==> flow/design.v <==
module alu #(
	parameter DATA_WIDTH = 32,
	parameter INST_WIDTH = 4
)(
	input                   i_clk,
	input                   i_rst_n,
	input  [DATA_WIDTH-1:0] i_data_a,
	input  [DATA_WIDTH-1:0] i_data_b,
	input  [INST_WIDTH-1:0] i_inst,
	input                   i_valid,
	output [DATA_WIDTH-1:0] o_data,
	output                  o_overflow,
	output                  o_valid
);
	reg [DATA_WIDTH - 1:0] o_data_r, o_data_w;
	reg o_overflow_r, o_overflow_w;
	reg o_valid_r, o_valid_w;
	reg [2 * DATA_WIDTH - 1:0] o_mul_temp;
	integer i;
	assign o_data = o_data_r;
	assign o_overflow = o_overflow_r;
	assign o_valid = o_valid_r;
	always @(*) begin
		if (i_valid) begin
			case (i_inst)
				4'd0: begin
					o_data_w = i_data_a + i_data_b;
					if (i_data_a[DATA_WIDTH - 1] && i_data_b[DATA_WIDTH - 1] && ~o_data_w[DATA_WIDTH - 1]) begin
						o_overflow_w = 1;
					end
					else if (~i_data_a[DATA_WIDTH - 1] && ~i_data_b[DATA_WIDTH - 1] && o_data_w[DATA_WIDTH - 1]) begin
						o_overflow_w = 1;
					end
					else begin
						o_overflow_w = 0;
					end
					o_valid_w = 1;
				end
				4'd1: begin
					o_data_w = i_data_a - i_data_b;
					if (~i_data_a[DATA_WIDTH - 1] && i_data_b[DATA_WIDTH - 1] && o_data_w[DATA_WIDTH - 1]) begin
						o_overflow_w = 1;
					end
					else if (i_data_a[DATA_WIDTH - 1] && ~i_data_b[DATA_WIDTH - 1] && ~o_data_w[DATA_WIDTH - 1]) begin
						o_overflow_w = 1;
					end
					else begin
						o_overflow_w = 0;
					end
					o_valid_w = 1;
				end
				4'd2: begin
					o_data_w = i_data_a * i_data_b;
					if ((i_data_a[DATA_WIDTH - 1] == i_data_b[DATA_WIDTH - 1]) && o_data_w[DATA_WIDTH - 1]) begin
						o_overflow_w = 1;
					end
					else if ((i_data_a[DATA_WIDTH - 1] != i_data_b[DATA_WIDTH - 1]) && ~o_data_w[DATA_WIDTH - 1]) begin
						o_overflow_w = 1;
					end
					else begin
						o_overflow_w = 0;
					end
					o_valid_w = 1;
				end
				4'd3: begin
					if (~i_data_a[DATA_WIDTH - 1] && i_data_b[DATA_WIDTH - 1]) begin
						o_data_w = i_data_a;
					end
					else if (i_data_a[DATA_WIDTH - 1] && ~i_data_b[DATA_WIDTH - 1]) begin
						o_data_w = i_data_b;
					end
					else if (i_data_a > i_data_b) begin
						o_data_w = i_data_a;
					end
					else begin
						o_data_w = i_data_b;
					end
					o_overflow_w = 0;
					o_valid_w = 1;
				end
				4'd4: begin
					if (~i_data_a[DATA_WIDTH - 1] && i_data_b[DATA_WIDTH - 1]) begin
						o_data_w = i_data_b;
					end
					else if (i_data_a[DATA_WIDTH - 1] && ~i_data_b[DATA_WIDTH - 1]) begin
						o_data_w = i_data_a;
					end
					else if (i_data_a < i_data_b) begin
						o_data_w = i_data_a;
					end
					else begin
						o_data_w = i_data_b;
					end
					o_overflow_w = 0;
					o_valid_w = 1;
				end
				4'd5: begin
					{o_overflow_w, o_data_w} = i_data_a + i_data_b;
					o_valid_w = 1;
				end
				4'd6: begin
					o_data_w = i_data_a - i_data_b;
					if (i_data_a < i_data_b) begin
						o_overflow_w = 1;
					end
					else begin
						o_overflow_w = 0;
					end
					o_valid_w = 1;
				end
				4'd7: begin
					o_mul_temp = i_data_a * i_data_b;
					o_overflow_w = 0;
					for (i = DATA_WIDTH; i < 2 * DATA_WIDTH; i = i + 1) begin
						if (o_mul_temp[i]) begin
							o_overflow_w = 1;
						end
					end
					o_data_w = o_mul_temp[DATA_WIDTH - 1:0];
					o_valid_w = 1;
				end
				4'd8: begin
					if (i_data_a > i_data_b) begin
						o_data_w = i_data_a;
					end
					else begin
						o_data_w = i_data_b;
					end
					o_overflow_w = 0;
					o_valid_w = 1;
				end
				4'd9: begin
					if (i_data_a < i_data_b) begin
						o_data_w = i_data_a;
					end
					else begin
						o_data_w = i_data_b;
					end
					o_overflow_w = 0;
					o_valid_w = 1;
				end
				4'd10: begin
					o_data_w = i_data_a & i_data_b;
					o_overflow_w = 0;
					o_valid_w = 1;
				end
				4'd11: begin
					o_data_w = i_data_a | i_data_b;
					o_overflow_w = 0;
					o_valid_w = 1;
				end
				4'd12: begin
					o_data_w = (i_data_a & ~i_data_b) | (~i_data_a & i_data_b);
					o_overflow_w = 0;
					o_valid_w = 1;
				end
				4'd13: begin
					o_data_w = ~i_data_a;
					o_overflow_w = 0;
					o_valid_w = 1;
				end
				4'd14: begin
					for (i = 0; i < DATA_WIDTH; i = i + 1) begin
						o_data_w[i] = i_data_a[DATA_WIDTH - 1 - i];
					end
					o_overflow_w = 0;
					o_valid_w = 1;
				end
				default: begin
					o_overflow_w = 0;
					o_data_w = 0;
					o_valid_w = 1;
				end
			endcase
		end
		else begin
			o_overflow_w = 0;
			o_data_w = 0;
			o_valid_w = 0;
		end
	end
	always @(posedge i_clk or negedge i_rst_n) begin
		if (~i_rst_n) begin
			o_data_r <= 0;
			o_overflow_r <= 0;
			o_valid_r <= 0;
		end
		else begin
			o_data_r <= o_data_w;
			o_overflow_r <= o_overflow_w;
			o_valid_r <= o_valid_w;
		end
	end
endmodule
==> flow/config.mk <==
export PLATFORM = sky130hd
export DESIGN_NAME = alu
export DESIGN_NICKNAME = alu
export VERILOG_FILES = /design/flow/design.v
export SDC_FILE = /design/flow/constraint.sdc
export NUM_CORES = 4
export LEC_CHECK = 0
export CAP_MARGIN = 20
export CORE_MARGIN = 2
export CORE_UTILIZATION = 59
export CTS_CLUSTER_DIAMETER = 362
export CTS_CLUSTER_SIZE = 41
export SETUP_SLACK_MARGIN = -0.35
export SLEW_MARGIN = 20
export TNS_END_PERCENT = 40
==> flow/constraint.sdc <==
create_clock -name core_clock -period 6.47 [get_ports {i_clk}]
set_input_delay 1.2940 -clock core_clock [delete_from_list [all_inputs] [get_ports {i_clk}]]
set_output_delay 1.2940 -clock core_clock [all_outputs]
set_load 0.01 [all_outputs]
run.sh (not shown) runs the stock make flow with config.mk's settings and CLKGATE_MAP_FILE=.
The baseline ran to the end with violations: setup timing.
Edit:
--- a/flow/config.mk
+++ b/flow/config.mk
@@ -9,7 +9,4 @@
 export CORE_MARGIN = 2
-export CORE_UTILIZATION = 59
-export CTS_CLUSTER_DIAMETER = 362
-export CTS_CLUSTER_SIZE = 41
-export SETUP_SLACK_MARGIN = -0.35
+export CORE_UTILIZATION = 70
+export SETUP_SLACK_MARGIN = 0.17
 export SLEW_MARGIN = 20
-export TNS_END_PERCENT = 40
==> flow/constraint.sdc (replaced) <==
create_clock -name core_clock -period 10.2 [get_ports {i_clk}]
set_input_delay 2.0400 -clock core_clock [delete_from_list [all_inputs] [get_ports {i_clk}]]
set_output_delay 2.0400 -clock core_clock [all_outputs]
set_load 0.01 [all_outputs]
=>
- Now the flow ended with an error in 5_1_grt
- area after synthesis is unchanged
- synthesized cell count stays the same
- die area went down by 15%
